==> flow/design.v <==
module division(input clk, input rst, input start, input [31:0] dividendo, divisor,
                output [31:0] cociente, residuo, output done);
reg [31:0] shift_register;
reg [31:0] pre_divisor;
reg [31:0] cont;
reg idle;                       
reg done_r;                     
reg [15:0] resta, pre_cocido, res, cocido;
always @ (posedge clk) begin
  done_r <= 1'b0;
  if (rst) begin
    idle = 1'b1;
  end else if (idle) begin
    if (start) begin
      cont = 32'b0;
      shift_register = {8'b0, dividendo[15:0]};
      pre_cocido = 16'b0;
      pre_divisor = divisor;
      shift_register = shift_register << 1;
      cont = cont + 1'b1;
      idle = 1'b0;
    end
  end else begin
    if (cont < 5'd17) begin
      if (shift_register[31:16] < pre_divisor[15:0]) begin
        pre_cocido = pre_cocido << 1;
      end else begin
        resta = shift_register[31:16] - pre_divisor[15:0];
        pre_cocido = pre_cocido << 1;
        pre_cocido[0] = 1'b1;
        shift_register[31:16] = resta;
      end
      shift_register = shift_register << 1;
      cont = cont + 1'b1;
    end else begin
      cocido = pre_cocido;
      res = shift_register[31:16]>>1;
      idle = 1'b1;
      done_r <= 1'b1;
    end
  end
end
assign cociente = {16'b0, cocido};
assign residuo = {16'b0, res};
assign done = done_r;
endmodule
export LEC_CHECK = 0
export ABC_AREA = 1
export CAP_MARGIN = 20
export CORE_ASPECT_RATIO = 0.7
export CORE_MARGIN = 2
export CORE_UTILIZATION = 72
export CTS_CLUSTER_DIAMETER = 373
export CTS_CLUSTER_SIZE = 100
export PLACE_DENSITY = 0.35
export SETUP_SLACK_MARGIN = 0.61
export SLEW_MARGIN = 20
export TNS_END_PERCENT = 5
create_clock -name core_clock -period 4.78 [get_ports {clk}]
run.sh (not shown) runs the stock make flow with config.mk's settings and CLKGATE_MAP_FILE=.
Change:
Settings changed: ABC_AREA 1 to not set, CORE_ASPECT_RATIO 0.7 to not set, CTS_CLUSTER_DIAMETER 373 to not set, CTS_CLUSTER_SIZE 100 to 40, PLACE_DENSITY 0.35 to not set, SETUP_SLACK_MARGIN 0.61 to 0.71, TNS_END_PERCENT 5 to not set.
Clock period 4.78 ns to 2.46 ns, I/O delays scaled along.
After rerunning:
- Now the flow never finished: it broke off in clock tree synthesis (DPL-0038)
- die size went down by 12%
- area after synthesis went down by about 12%
- synthesized cell count went down by about 37%
Change:
Settings changed: CTS_CLUSTER_SIZE 40 to 14, PLACE_DENSITY set to 0.95, SETUP_SLACK_MARGIN 0.71 to -0.19.
Effect: Now the flow ran to the end with violations: negative setup slack; die area does not change; area after synthesis is unchanged; synthesized cell count stays the same.
Change:
Settings changed: ABC_AREA set to 1, CORE_UTILIZATION 72 to 68, CTS_CLUSTER_SIZE 14 to not set, PLACE_DENSITY 0.95 to 0.6, SETUP_SLACK_MARGIN -0.19 to 0.61.
The new run finished but failed the layout checks on negative setup slack.
Fmax came out higher by 0.48%.
Via count climbs by 49%.
Final cell count increases by 54%.
First-iteration DRC count goes up by 120%.
Change:
Settings changed: CORE_UTILIZATION 68 to 72, CTS_CLUSTER_DIAMETER set to 193, CTS_CLUSTER_SIZE set to 10, SETUP_SLACK_MARGIN 0.61 to -0.22.
=>
- Now the flow produced a clean layout
- routed wire length is lower by well over a third
- hold slack is worse by 34 ps
- critical path depth came out higher by 5
- final cell count shrinks by a few percent
- clock skew is lower by 5.4 ps
- worst setup slack improves by 440 ps
Change:
Settings changed: ABC_AREA 1 to not set, CORE_UTILIZATION 72 to 66, CTS_CLUSTER_DIAMETER 193 to not set, CTS_CLUSTER_SIZE 10 to 41, PLACE_DENSITY 0.6 to not set, SETUP_SLACK_MARGIN -0.22 to 0.73.
The changed run ended with an error in global routing, error DPL-0038.
Synthesized area drops by 12%.
Synthesized cell count drops by 37%.
Die size drops by 3.7%.

* * *

Setup of run 1:
// division: RTL as listed in full above, without the edits since
Settings: LEC_CHECK=0, CAP_MARGIN=20, CORE_MARGIN=2, CORE_UTILIZATION=58, CTS_CLUSTER_SIZE=21, PLACE_DENSITY=0.6, SLEW_MARGIN=20; clock period 5.13 ns.
For run 2, these inputs were changed with respect to run 1:
# run 1
export LEC_CHECK = 0
export CAP_MARGIN = 20
export CORE_MARGIN = 2
export CORE_UTILIZATION = 58
export CTS_CLUSTER_SIZE = 21
export PLACE_DENSITY = 0.6
export SLEW_MARGIN = 20
create_clock -name core_clock -period 5.13 [get_ports {clk}]
# run 2
export LEC_CHECK = 0
export CAP_MARGIN = 20
export CORE_MARGIN = 2
export CORE_UTILIZATION = 66
export PLACE_DENSITY = 0.6
export SLEW_MARGIN = 20
create_clock -name core_clock -period 3.73 [get_ports {clk}]
==> results <==
- Number of placed cells counting well taps in run 2 is 22 below run 1.
- Run 1 vs run 2, critical path's slowest cell: sky130_fd_sc_hd__o22a_1 vs sky130_fd_sc_hd__fa_1
- Capture point of the critical path: shift_register[25]$_SDFFCE_PP0P_ -> run 1, shift_register[27]$_SDFFCE_PP0P_ -> run 2
- What run 1 reported for total power has to be multiplied by 1.4 to get the figure for run 2.
- Number of buffers outside the clock class in the layout: run 2 higher than run 1
Relative to run 2, the following input files were edited for run 3:
# run 2
export LEC_CHECK = 0
export CAP_MARGIN = 20
export CORE_MARGIN = 2
export CORE_UTILIZATION = 66
export PLACE_DENSITY = 0.6
export SLEW_MARGIN = 20
create_clock -name core_clock -period 3.73 [get_ports {clk}]
# run 3
export LEC_CHECK = 0
export CAP_MARGIN = 20
export CORE_MARGIN = 2
export CORE_UTILIZATION = 40
export PLACE_DENSITY = 0.6
export SLEW_MARGIN = 20
create_clock -name core_clock -period 10.0 [get_ports {clk}]
==> comparison <==
Area after synthesis: run 2 vs run 3 identical. Relative to run 2, switching part of the total decreased by 0.86 points in run 3. Looking at cell area after layout, run 3 sits 120 µm² above run 2. Run 3 — via total after detailed routing 3.3% lower, run 2 as reference. The start point of the critical path comes out rst in one run and shift_register[16]$_DFFE_PP_ in the other, namely in run 3 and run 2 respectively. Clock network fraction of design power in run 3 is 2.3 points higher than in run 2. Number of standard-cell rows in the floorplan up 10 in run 3 wrt run 2. Total routed wire length on the met1 layer (run 3 over run 2): increase, about 4%.
### run 3 -> run 4
# run 3
export LEC_CHECK = 0
export CAP_MARGIN = 20
export CORE_MARGIN = 2
export CORE_UTILIZATION = 40
export PLACE_DENSITY = 0.6
export SLEW_MARGIN = 20
create_clock -name core_clock -period 10.0 [get_ports {clk}]
# run 4
export LEC_CHECK = 0
export CAP_MARGIN = 20
export CORE_MARGIN = 2
export CORE_UTILIZATION = 72
export PLACE_DENSITY = 0.6
export SLEW_MARGIN = 20
create_clock -name core_clock -period 4.04 [get_ports {clk}]
[summary]
Fill cell instance count of the final layout came out lower on run 4 than on run 3. Run 4 against run 3: final setup slack of the worst path shows a reduction of 4.85 ns; total power shows an increase of 160%. Run 4 reports its slowest stage cell on the critical path as sky130_fd_sc_hd__o22a_1 while run 3 reports sky130_fd_sc_hd__and3b_1. Between run 3 and run 4, the flow reports non-clock buffer count increasing by a few percent. Diff run 3 -> run 4: total global routing track utilization saw an increase; design area lower. Comparing run 4 and run 3, the higher tap cell count is on run 3. Relative to run 3, run 4 degrades wire length of the first global-routing pass.
Power and IR drop assume default switching activity.
